==> trial 49 <==
==> flow/design.v <==
module Booth4(
    input   wire    [63:0]  A,
    input   wire    [2:0]   B_pp,
    output  reg     [64:0]  PP,
    output  wire    E,
    output  wire    S
);
    assign E = ((B_pp == 3'b000) || (A[63] == B_pp[2])) && (B_pp != 3'b111);
    assign S = B_pp[2];
    always @ (*) begin
        case (B_pp)
            3'b000: PP = 65'b0;
            3'b001: PP = {A[63], A};
            3'b010: PP = {A[63], A};
            3'b011: PP = {A, 1'b0};
            3'b100: PP = ~{A, 1'b0};
            3'b101: PP = ~{A[63], A};
            3'b110: PP = ~{A[63], A};
            3'b111: PP = ~65'b0;
        endcase
    end
endmodule
module booth_mul64(
    input   wire    clk,
    input   wire    nrst,
    input   wire    [63:0]  A,
    input   wire    [63:0]  B,
    output  reg     [127:0] P,
    input   wire    start,
    output  wire    ready
);
    localparam S_IDLE = 2'b00;
    localparam S_LOAD = 2'b01;
    localparam S_BUSY = 2'b10;
    localparam S_FINISH = 2'b11;
    reg [1:0] STATE;
    reg [1:0] next_state;
    reg [5:0] count;
    assign ready = (STATE == S_IDLE);
    reg [63:0] A_buf;
    reg [64:0] B_buf;
    reg [67:0] P_cur;
    reg [63:0] P_sft;
    reg [63:0] Ss;
    wire [64:0] PP;
    wire E, S;
    Booth4 enc(A_buf, B_buf[2:0], PP, E, S);
    always @ (*) begin
        next_state = STATE;
        if (STATE == S_IDLE && start == 1'b1)
            next_state = S_LOAD;
        if (STATE == S_LOAD)
            next_state = S_BUSY;
        if (STATE == S_BUSY && count == 6'd31)
            next_state = S_FINISH;
        if (STATE == S_FINISH)
            next_state = S_IDLE;
    end
    always @ (posedge clk or negedge nrst) begin
        if (~nrst) begin
            STATE <= S_IDLE;
        end
        else begin
            STATE <= next_state;
        end
    end
    always @ (posedge clk or negedge nrst) begin
        if (~nrst) begin
            count <= 6'd0;
        end
        else begin
            if (STATE == S_BUSY)
                count <= count + 1;
            else
                count <= 6'd0;
        end
    end
    always @ (posedge clk or negedge nrst) begin
        if (~nrst) begin
            A_buf <= 64'd0;
            B_buf <= 64'd0;
        end
        else begin
            if (next_state == S_LOAD) begin
                A_buf <= A;
                B_buf <= {B, 1'b0};
            end
            else if (STATE == S_BUSY) begin
                B_buf <= B_buf >> 2;
            end
        end
    end
    always @ (posedge clk or negedge nrst) begin
        if (~nrst) begin
            P_cur <= 68'd0;
            P_sft <= 64'd0;
        end
        else begin
            if (STATE == S_BUSY) begin
                if (count == 6'd0)
                    {P_cur, P_sft} <= {(P_cur + {E, ~E, ~E, PP}), P_sft} >> 2;
                else
                    {P_cur, P_sft} <= {(P_cur + {1'b1, E, PP}), P_sft} >> 2;
            end
            else begin
                P_cur <= 68'd0;
                P_sft <= 64'd0;
            end
        end
    end
    always @ (posedge clk or negedge nrst) begin
        if (~nrst) begin
            Ss <= 64'b0;
        end
        else begin
            if (STATE == S_BUSY) begin
                Ss <= {1'b0, S, Ss[63:2]};
            end
            else begin
                Ss <= 64'd0;
            end
        end
    end
    always @ (posedge clk or negedge nrst) begin
        if (~nrst) begin
            P <= 128'd0;
        end
        else begin
            if (STATE == S_FINISH) begin
                P <= {P_cur[63:0], P_sft} + Ss;
            end
            else if (next_state == S_LOAD) begin
                P <= 128'd0;
            end
        end
    end
endmodule
==> flow/run.sh <==
#!/bin/bash
# the make line also repeats each setting of config.mk as NAME=value (left out here)
make -C /OpenROAD-flow-scripts/flow DESIGN_CONFIG=/design/flow/config.mk WORK_HOME=/design/flow/orfs CLKGATE_MAP_FILE= finish
==> flow/config.mk <==
export PLATFORM = sky130hd
export DESIGN_NAME = booth_mul64
export DESIGN_NICKNAME = booth_mul64
export VERILOG_FILES = /design/flow/design.v
export SDC_FILE = /design/flow/constraint.sdc
export NUM_CORES = 4
export LEC_CHECK = 0
export ABC_AREA = 1
export CAP_MARGIN = 20
export CORE_MARGIN = 2
export CORE_UTILIZATION = 40
export GPL_TIMING_DRIVEN = 0
export SLEW_MARGIN = 20
==> flow/constraint.sdc <==
create_clock -name core_clock -period 6.0 [get_ports {clk}]
set_input_delay 1.2000 -clock core_clock [delete_from_list [all_inputs] [get_ports {clk}]]
set_output_delay 1.2000 -clock core_clock [all_outputs]
set_load 0.01 [all_outputs]
==> trial 18: changes against trial 49 <==
- ABC_AREA: 1 -> default
- GPL_TIMING_DRIVEN: 0 -> default
==> flow/constraint.sdc (replaced) <==
create_clock -name core_clock -period 5.13 [get_ports {clk}]
set_input_delay 1.0260 -clock core_clock [delete_from_list [all_inputs] [get_ports {clk}]]
set_output_delay 1.0260 -clock core_clock [all_outputs]
set_load 0.01 [all_outputs]
==> build 60: changes against trial 49 <==
- CORE_UTILIZATION: 40 -> 72
- CTS_CLUSTER_DIAMETER: default -> 394
- CTS_CLUSTER_SIZE: default -> 10
- GPL_TIMING_DRIVEN: 0 -> default
- PLACE_DENSITY: default -> 0.42
- SETUP_SLACK_MARGIN: default -> 0.26
==> flow/constraint.sdc (replaced) <==
create_clock -name core_clock -period 2.22 [get_ports {clk}]
set_input_delay 0.4440 -clock core_clock [delete_from_list [all_inputs] [get_ports {clk}]]
set_output_delay 0.4440 -clock core_clock [all_outputs]
set_load 0.01 [all_outputs]
==> results <==
| quantity | trial 18 | trial 49 | build 60 |
|---|---|---|---|
| Run status | timing/DRC/antenna clean | timing/DRC/antenna clean | stopped before the end |
| Last stage reached | - | - | clock tree synthesis |
| Wire length of the first global-routing pass | 119200 um | 193700 um | - |
| Part of the cycle the worst path needs | 0.9332 | 0.8103 | - |
| Critical path start-end classification | reg -> reg | reg -> reg | - |
| Hold Buf Count CTS | 0 | 0 | - |
| Power share of the combinational group | 0.525 | 0.564 | - |
| Count of nets left with antenna violations after detail routing | 0 | 0 | - |
| Total Wirelength | 76050 um | 131300 um | - |
| Endpoint of the worst setup timing path | P_cur[63] | P_cur[65] | - |
| Setup Fix Bufs, Post-CTS | 0 | 0 | - |
| Cell count after placement | 3865 | 6162 | 6139 |
| Placer's final routability congestion estimate | 0.9359 | 0.9988 | 1.243 |
| Flip-flop and latch area | 10750 um^2 | 10740 um^2 | - |
| Multiplexer share | 0.02682 | 0 | 0 |
| Final std cell area, no fill | 30240 um^2 | 36570 um^2 | - |

========
==> run C: inputs <==
// booth_mul64: RTL as listed in full above, without the edits since
export LEC_CHECK = 0
export CAP_MARGIN = 20
export CORE_MARGIN = 2
export CORE_UTILIZATION = 70
export SLEW_MARGIN = 20
create_clock -name core_clock -period 5.13 [get_ports {clk}]
run.sh (not shown) runs the stock make flow with config.mk's settings and CLKGATE_MAP_FILE=.
==> inputs of run B, as changes to run C <==
- CAP_MARGIN: 20 -> 25
- CELL_PAD_IN_SITES_DETAIL_PLACEMENT: unset -> 1
- CORE_ASPECT_RATIO: unset -> 0.77
- CORE_UTILIZATION: 70 -> 40
- GPL_TIMING_DRIVEN: unset -> 0
- MIN_ROUTING_LAYER: unset -> met2
- SLEW_MARGIN: 20 -> 40
==> flow/constraint.sdc (replaced) <==
create_clock -name core_clock -period 6.0 [get_ports {clk}]
set_input_delay 1.2000 -clock core_clock [delete_from_list [all_inputs] [get_ports {clk}]]
set_output_delay 1.2000 -clock core_clock [all_outputs]
set_load 0.01 [all_outputs]
==> inputs of run H, as changes to run C <==
- ABC_AREA: unset -> 1
- CORE_UTILIZATION: 70 -> 72
- CTS_CLUSTER_DIAMETER: unset -> 394
- CTS_CLUSTER_SIZE: unset -> 10
- HOLD_SLACK_MARGIN: unset -> 0.3
- PLACE_DENSITY: unset -> 0.42
- SETUP_SLACK_MARGIN: unset -> 0.26
==> flow/constraint.sdc (replaced) <==
create_clock -name core_clock -period 2.22 [get_ports {clk}]
set_input_delay 0.4440 -clock core_clock [delete_from_list [all_inputs] [get_ports {clk}]]
set_output_delay 0.4440 -clock core_clock [all_outputs]
set_load 0.01 [all_outputs]
==> results <==
quantity                                                               run C                      run H                    run B
Result of the run                                    complete, no violations  aborted with a tool error  complete, no violations
Failing step                                                               -       clock tree synthesis                        -
TritonCTS buffer count                                                    45                          -                       49
Met2 track demand over resource                                        67.3%                          -                    47.9%
Compound-Gate Fraction of Synth Area                                   19.1%                      12.7%                    19.1%
Kind of end point of the critical path                                  flop                          -                     flop
Sequential-cell power consumption                                    4.59 mW                          -                  3.94 mW
Cell with the largest stage delay on the worst path                  dfrtp_4                          -                   or4b_4
Gates resized, CTS repair                                                  0                          -                        2
Max-cap violation count                                                    0                          -                        0
Final Hold Slack                                                      475 ps                          -                   426 ps
Number of cells in Yosys stat                                           2898                       4868                     2898
Origin of the critical flop-to-flop path                            B_buf[1]                          -                 B_buf[1]
Layer carrying the most global-route usage                              met2                          -                     met3
Final Skew                                                           25.4 ps                          -                  29.9 ps
Clock group share of total power                                       19.6%                          -                    20.8%
NonClk Buf Share                                                       10.0%                          -                    11.4%
Maximum vdd ir drop                                                 0.405 mV                          -                 0.322 mV
Floorplan die area                                               0.0373 mm^2                0.0445 mm^2              0.0647 mm^2
Unrepaired setup endpoints after global routing                           no                          -                       no
Standard-cell rows                                                        69                         75                       80
Total negative slack for setup checks                                   0 ps                          -                     0 ps
Data arrival time of the worst path                                  5280 ps                          -                  6350 ps
Total routed wire length on the met1 layer                          29600 um                          -                     0 um
Die y size                                                            193 um                     211 um                   224 um

========
==> quartz <==
// booth_mul64: RTL as listed in full above, without the edits since
make LEC_CHECK=0 CAP_MARGIN=20 CORE_MARGIN=2 CORE_UTILIZATION=70 CTS_CLUSTER_SIZE=37 SLEW_MARGIN=20 finish   # period 4.6 ns
==> inputs of sierra, as changes to quartz <==
Settings changed: CORE_UTILIZATION 70 to 71, CTS_CLUSTER_SIZE 37 to unset, SETUP_SLACK_MARGIN set to -0.27.
==> flow/constraint.sdc (replaced) <==
create_clock -name core_clock -period 3.34 [get_ports {clk}]
set_input_delay 0.6680 -clock core_clock [delete_from_list [all_inputs] [get_ports {clk}]]
set_output_delay 0.6680 -clock core_clock [all_outputs]
set_load 0.01 [all_outputs]
==> flow_summary.ini <==
; implementation run metrics
[grt]
met3_usage_pct = 9.67

[job]
cap_violations = 0

[status]
outcome = complete, no violations

[critical_path]
crit_required_ns = 5.05
cp.depth = 15
cp-start-kind = flop

[sta]
worst_hold_slack_ns = 0.414
relSlewSlack_pct = 23.3
hold_viol_final = 0

[placement]
dp.cells = 3513

[power_and_ir_drop]
p_int_mw = 11.1

[finish]
sh_seq_area_pct = 35.9

[clock_network]
postCtsHoldBufs = 0
# the run above: quartz

==> flow_summary.ini <==
; yosys + openroad results
[status]
outcome = stopped before the end
haltStage = global routing (5_1_grt)
stop_error = [ERROR GRT-0116] Global routing finished with congestion. Check the congestion regions in the DRC Viewer.

[placement]
place_area_um2 = 30600
dp.cells = 3799

[synth]
fa_ha_area_share_pct = 5.22
common_cells = 534 x nand2_1, 428 x dfrtp_1, 266 x nor2_1
yosysSeqAreaShare_pct = 42.9
netlist.area_leader.share_pct = 42.7
syn_nets = 3133

[grt]
met3_usage_pct = 58.8

[clock_network]
postCtsHoldBufs = 1
numCtsBuffers = 45
# the run above: sierra

Power figures rest on the tool's default switching activity, not on a simulated workload.
